==> inputs of run D <==
## wrapper
module wrapper #(
    parameter DATA_WIDTH = 32,
    parameter ADDR_WIDTH = 8,
    parameter RESP_WIDTH = 3
)
(
    input s3_axi_aclk,
    input s3_axi_aresetn,
    input [ADDR_WIDTH-1:0] s3_axi_awaddr,
    input s3_axi_awvalid,
    output wire s3_axi_awready,
    input [DATA_WIDTH-1:0] s3_axi_wdata,
    input [DATA_WIDTH/8:0] s3_axi_wstrb,
    input s3_axi_wvalid,
    output wire s3_axi_wready,
    output wire [RESP_WIDTH - 1:0] s3_axi_bresp,
    output wire s3_axi_bvalid,
    input s3_axi_bready,
    input [ADDR_WIDTH-1:0] s3_axi_araddr,
    input s3_axi_arvalid,
    output wire s3_axi_arready,
    output wire [DATA_WIDTH-1:0] s3_axi_rdata,
    output wire [RESP_WIDTH - 1:0] s3_axi_rresp,
    output wire s3_axi_rvalid,
    input s3_axi_rready
);
make LEC_CHECK=0 CAP_MARGIN=40 CELL_PAD_IN_SITES_DETAIL_PLACEMENT=1 CELL_PAD_IN_SITES_GLOBAL_PLACEMENT=0 CORE_MARGIN=10 CORE_UTILIZATION=40 CTS_CLUSTER_DIAMETER=53 CTS_CLUSTER_SIZE=57 GPL_ROUTABILITY_DRIVEN=0 PLACE_DENSITY_LB_ADDON=0.14 SLEW_MARGIN=10 finish   # period 12.7 ns
run.sh (not shown) runs the stock make flow with config.mk's settings and CLKGATE_MAP_FILE=.
==> inputs of run M, as changes to run D <==
==> flow/config.mk (replaced) <==
export PLATFORM = sky130hd
export DESIGN_NAME = wrapper
export DESIGN_NICKNAME = wrapper
export VERILOG_FILES = /design/flow/design.v
export SDC_FILE = /design/flow/constraint.sdc
export NUM_CORES = 4
export LEC_CHECK = 0
export CAP_MARGIN = 20
export CORE_MARGIN = 2
export CORE_UTILIZATION = 72
export CTS_CLUSTER_SIZE = 59
export MAX_ROUTING_LAYER = met4
export PLACE_DENSITY_LB_ADDON = 0.0
export SETUP_SLACK_MARGIN = 2.18
export SLEW_MARGIN = 20
==> flow/constraint.sdc (replaced) <==
create_clock -name core_clock -period 7.62 [get_ports {s3_axi_aclk}]
set_input_delay 1.5240 -clock core_clock [delete_from_list [all_inputs] [get_ports {s3_axi_aclk}]]
set_output_delay 1.5240 -clock core_clock [all_outputs]
set_load 0.01 [all_outputs]
==> inputs of run F, as changes to run D <==
==> flow/config.mk (replaced) <==
export PLATFORM = sky130hd
export DESIGN_NAME = wrapper
export DESIGN_NICKNAME = wrapper
export VERILOG_FILES = /design/flow/design.v
export SDC_FILE = /design/flow/constraint.sdc
export NUM_CORES = 4
export LEC_CHECK = 0
export ABC_AREA = 1
export CAP_MARGIN = 5
export CORE_MARGIN = 2
export CORE_UTILIZATION = 72
export CTS_CLUSTER_DIAMETER = 333
export CTS_CLUSTER_SIZE = 25
export GPL_TIMING_DRIVEN = 1
export MAX_ROUTING_LAYER = met5
export PLACE_DENSITY_LB_ADDON = 0.19
export SETUP_SLACK_MARGIN = -0.36
export SLEW_MARGIN = 20
==> flow/constraint.sdc (replaced) <==
create_clock -name core_clock -period 13.1 [get_ports {s3_axi_aclk}]
set_input_delay 2.6200 -clock core_clock [delete_from_list [all_inputs] [get_ports {s3_axi_aclk}]]
set_output_delay 2.6200 -clock core_clock [all_outputs]
set_load 0.01 [all_outputs]
==> inputs of run Z, as changes to run D <==
==> flow/config.mk (replaced) <==
export PLATFORM = sky130hd
export DESIGN_NAME = wrapper
export DESIGN_NICKNAME = wrapper
export VERILOG_FILES = /design/flow/design.v
export SDC_FILE = /design/flow/constraint.sdc
export NUM_CORES = 4
export LEC_CHECK = 0
export CAP_MARGIN = 20
export CORE_MARGIN = 2
export CORE_UTILIZATION = 40
export SLEW_MARGIN = 20
==> flow/constraint.sdc (replaced) <==
create_clock -name core_clock -period 9.39 [get_ports {s3_axi_aclk}]
set_input_delay 1.8780 -clock core_clock [delete_from_list [all_inputs] [get_ports {s3_axi_aclk}]]
set_output_delay 1.8780 -clock core_clock [all_outputs]
set_load 0.01 [all_outputs]
==> results.yml <==
# generated from flow reports
outcome:
  status: "timing/DRC/antenna clean"
sta:
  rsz0062_at_grt: "false"
  fin_ws_ns: 0.400
power_and_ir_drop:
  p_switching_mw: 1.20
  p_comb_uw: 89.0
  p_seq_share_pct: 48.8
  clk-power_mw: 2.79
logic_synthesis:
  most_common_cell: "nand2_1"
  simple_gate_area_share_pct: 18.5
finish:
  final-seq-area_um2: 12900
drt:
  firstDrtPassIters: 5
The numbers above come from run Z.

==> results.yml <==
# generated from flow reports
outcome:
  status: "timing/DRC/antenna clean"
power_and_ir_drop:
  p_clk_share_pct: 32.8
  p_comb_uw: 74.1
  clk-power_uw: 996
  p_seq_share_pct: 64.7
  p_switching_uw: 649
sta:
  fin_ws_ns: 4.77
logic_synthesis:
  simple_gate_area_share_pct: 20.0
drt:
  firstDrtPassIters: 6
  top_layer_used: "met4"
finish:
  final-seq-area_um2: 12900
global_routing:
  grt_pass1_wl_um: 257000
The numbers above come from run F.

==> results.yml <==
# generated from flow reports
setup_path:
  crit_path_end_kind: "flop"
logic_synthesis:
  simple_gate_area_share_pct: 18.5
  synthFlopType: "dfxtp_1"
  most_common_cell: "nand2_1"
power_and_ir_drop:
  p_comb_uw: 67.5
  p_switching_uw: 927
  clk-power_mw: 1.61
drt:
  firstDrtPassIters: 4
global_routing:
  grt_pass1_wl_um: 267000
  overflow: 0
outcome:
  status: "timing/DRC/antenna clean"
sta:
  slew_violations: 0
finish:
  fill_cells: 16600
The numbers above come from run D.

==> results.yml <==
# generated from flow reports
power_and_ir_drop:
  p_seq_share_pct: 49.2
  clk-power_mw: 3.37
  p_switching_mw: 1.57
sta:
  setup_viol: 8
  fin_ws_ns: -0.567
outcome:
  status: "failed layout checks"
  so.violations: "negative setup slack"
drt:
  firstDrtPassIters: 8
The numbers above come from run M.



==> branch amber <==
wrapper again, from the RTL that the note above started with.
Settings: LEC_CHECK=0, ABC_AREA=0, CAP_MARGIN=20, CORE_MARGIN=2, CORE_UTILIZATION=72, CTS_CLUSTER_DIAMETER=332, CTS_CLUSTER_SIZE=21, GPL_TIMING_DRIVEN=1, MAX_ROUTING_LAYER=met5, PLACE_DENSITY_LB_ADDON=0.0, SETUP_SLACK_MARGIN=-0.53, SLEW_MARGIN=20; clock period 6.54 ns.
==> branch lagoon: changes against branch amber <==
Settings changed: CAP_MARGIN 20 to 5, CTS_CLUSTER_DIAMETER 332 to 193, CTS_CLUSTER_SIZE 21 to 25, PLACE_DENSITY set to 0.65, PLACE_DENSITY_LB_ADDON 0.0 to not set, SETUP_SLACK_MARGIN -0.53 to -0.36.
==> flow/constraint.sdc (replaced) <==
create_clock -name core_clock -period 13.1 [get_ports {s3_axi_aclk}]
set_input_delay 2.6200 -clock core_clock [delete_from_list [all_inputs] [get_ports {s3_axi_aclk}]]
set_output_delay 2.6200 -clock core_clock [all_outputs]
set_load 0.01 [all_outputs]
==> branch pepper: changes against branch amber <==
Settings changed: ABC_AREA 0 to not set, CORE_UTILIZATION 72 to 40, CTS_CLUSTER_DIAMETER 332 to not set, CTS_CLUSTER_SIZE 21 to not set, GPL_TIMING_DRIVEN 1 to not set, MAX_ROUTING_LAYER met5 to not set, PLACE_DENSITY_LB_ADDON 0.0 to not set, SETUP_SLACK_MARGIN -0.53 to not set.
==> flow/constraint.sdc (replaced) <==
create_clock -name core_clock -period 7.78 [get_ports {s3_axi_aclk}]
set_input_delay 1.5560 -clock core_clock [delete_from_list [all_inputs] [get_ports {s3_axi_aclk}]]
set_output_delay 1.5560 -clock core_clock [all_outputs]
set_load 0.01 [all_outputs]
==> qor summary <==
quantity                                                                               branch pepper                       branch amber                      branch lagoon
Post-placement cell area                                                                   63800 µm²                          63100 µm²                          58900 µm²
Maximum number of pins on one net before global-route repair                                     193                                144                                221
Routed wire length per instance                                                              17.6 µm                            21.1 µm                            19.5 µm
Worst reg2reg path startpoint                                       multiplier_instiate.operandA[17]   multiplier_instiate.operandA[14]    multiplier_instiate.operandA[8]
Core Density at Floorplan                                                                      40.2%                              72.9%                              72.9%
Result of the run                                                         complete, but fails checks         complete, but fails checks                     finished clean
Reasons for failing layout checks                                               negative setup slack               negative setup slack                                  -
Reg2Reg Setup Slack                                                                          -280 ps                           -1630 ps                            4020 ps
Setup violators final                                                                              2                                 74                                  0
Area growth from synthesis to final layout                                                     16.4%                              17.9%                              3.43%
Final worst path period share                                                                   104%                               125%                              69.3%
WHS Endpoint                                                  multiplier_instiate.s2_axi_arready_tmp  adder_instiate.s1_axi_arready_tmp  adder_instiate.s1_axi_arready_tmp
Required arrival time at the worst endpoint                                                  8280 ps                            7000 ps                           13570 ps
Antenna cells                                                                                      1                                  2                                  7
Share of total power in sequential cells                                                       50.0%                              61.6%                              65.0%
Die x size                                                                                    384 µm                             287 µm                             287 µm
Layout buffer count excluding clock buffers                                                      605                                759                                172
Worst Tran Pin Value                                                                         1090 ps                            1100 ps                            1170 ps
Critical path depth                                                                               27                                 27                                 24
Number of setup buffers added after CTS                                                           36                                104                                  0
Logic gate share of total power                                                                 1.6%                               2.0%                               2.1%
Inserted Clock Buffers                                                                            66                                 36                                 29
Startpoint of the most critical setup path                          multiplier_instiate.operandA[17]   multiplier_instiate.operandA[14]    multiplier_instiate.operandA[8]
Met2 routed wirelength                                                                      73600 µm                           81100 µm                           71500 µm


==> try-delta: inputs <==
Starting RTL as in the previous note.
Settings: LEC_CHECK=0, CAP_MARGIN=20, CORE_MARGIN=2, CORE_UTILIZATION=72, PLACE_DENSITY_LB_ADDON=0.0, SLEW_MARGIN=20; clock period 7.71 ns.
==> try-nickel (differences from try-delta) <==
--- a/flow/config.mk
+++ b/flow/config.mk
@@ -7,6 +7,5 @@
 export LEC_CHECK = 0
 export CAP_MARGIN = 20
 export CORE_MARGIN = 2
-export CORE_UTILIZATION = 72
-export PLACE_DENSITY_LB_ADDON = 0.0
+export CORE_UTILIZATION = 40
 export SLEW_MARGIN = 20
==> flow/constraint.sdc (replaced) <==
create_clock -name core_clock -period 10.0 [get_ports {s3_axi_aclk}]
set_input_delay 2.0000 -clock core_clock [delete_from_list [all_inputs] [get_ports {s3_axi_aclk}]]
set_output_delay 2.0000 -clock core_clock [all_outputs]
set_load 0.01 [all_outputs]
==> try-willow (differences from try-delta) <==
==> flow/config.mk (replaced) <==
export PLATFORM = sky130hd
export DESIGN_NAME = wrapper
export DESIGN_NICKNAME = wrapper
export VERILOG_FILES = /design/flow/design.v
export SDC_FILE = /design/flow/constraint.sdc
export NUM_CORES = 4
export LEC_CHECK = 0
export CAP_MARGIN = 0
export CORE_MARGIN = 2
export CORE_UTILIZATION = 71
export CTS_CLUSTER_SIZE = 37
export SETUP_SLACK_MARGIN = 1.25
export SLEW_MARGIN = 20
==> flow/constraint.sdc (replaced) <==
create_clock -name core_clock -period 8.68 [get_ports {s3_axi_aclk}]
set_input_delay 1.7360 -clock core_clock [delete_from_list [all_inputs] [get_ports {s3_axi_aclk}]]
set_output_delay 1.7360 -clock core_clock [all_outputs]
set_load 0.01 [all_outputs]
==> summary of the runs <==
try-willow went through all stages and came out clean. try-nickel produced a clean layout. try-delta finished with negative setup slack left.
The highest clock skew belongs to try-delta, the lowest to try-nickel.
In try-delta the critical path depth is lower than in try-willow, by 3.
In sequential cell count, try-willow and try-nickel do not differ.
Of try-delta and try-willow, try-willow has the higher sequential share of layout area (gap 0.48 points).
Non-clock buffer count, lowest first: try-nickel, try-willow, try-delta.
Clock power, highest first: try-delta, try-willow, try-nickel.
Synthesized cell count is the same in try-nickel and try-delta.
Utilization, highest first: try-delta, try-willow, try-nickel.
==> figures <==
item                                                                                     try-willow                       try-nickel                         try-delta
Result of the run                                                           complete, no violations          complete, no violations        complete, but fails checks
Layout check failures                                                                             -                                -              negative setup slack
Logic power comb                                                                            94.9 uW                          81.8 uW                            106 uW
Number of antenna violations at the first check in global routing                                 1                                5                                 0
Design Power                                                                               6.243 mW                         5.140 mW                          6.906 mW
Relative slew slack                                                                          17.06%                           22.50%                            26.84%
Worst reg2reg startpoint                                           multiplier_instiate.operandB[11]  multiplier_instiate.operandA[7]  multiplier_instiate.operandA[21]
Global-route wire length before repair                                                     242.3 mm                         245.2 mm                          247.4 mm
Highest achievable clock rate                                                            0.1246 GHz                       0.1086 GHz                        0.1247 GHz
Share of the clock period used by the worst path                                             92.47%                           92.09%                            104.1%
# resized after CTS                                                                             137                                0                                67
Part of the total power dissipated in sequential elements                                     47.3%                            50.1%                             48.3%
Area of the core region                                                                   80420 um2                       143300 um2                         79130 um2
Final antenna diode count                                                                         3                                3                                 1
Tally of OpenROAD warnings                                                                       44                               46                                39
Number of nets at the end of the flow                                                          7751                             7624                              7935
Share of the final layout cell area in sequential cells                                      20.26%                           20.65%                            19.77%
Combined global-route utilization of all metal layers                                        37.09%                           20.94%                            38.09%
No activity file was given, so power comes from the tool's default toggle rates.
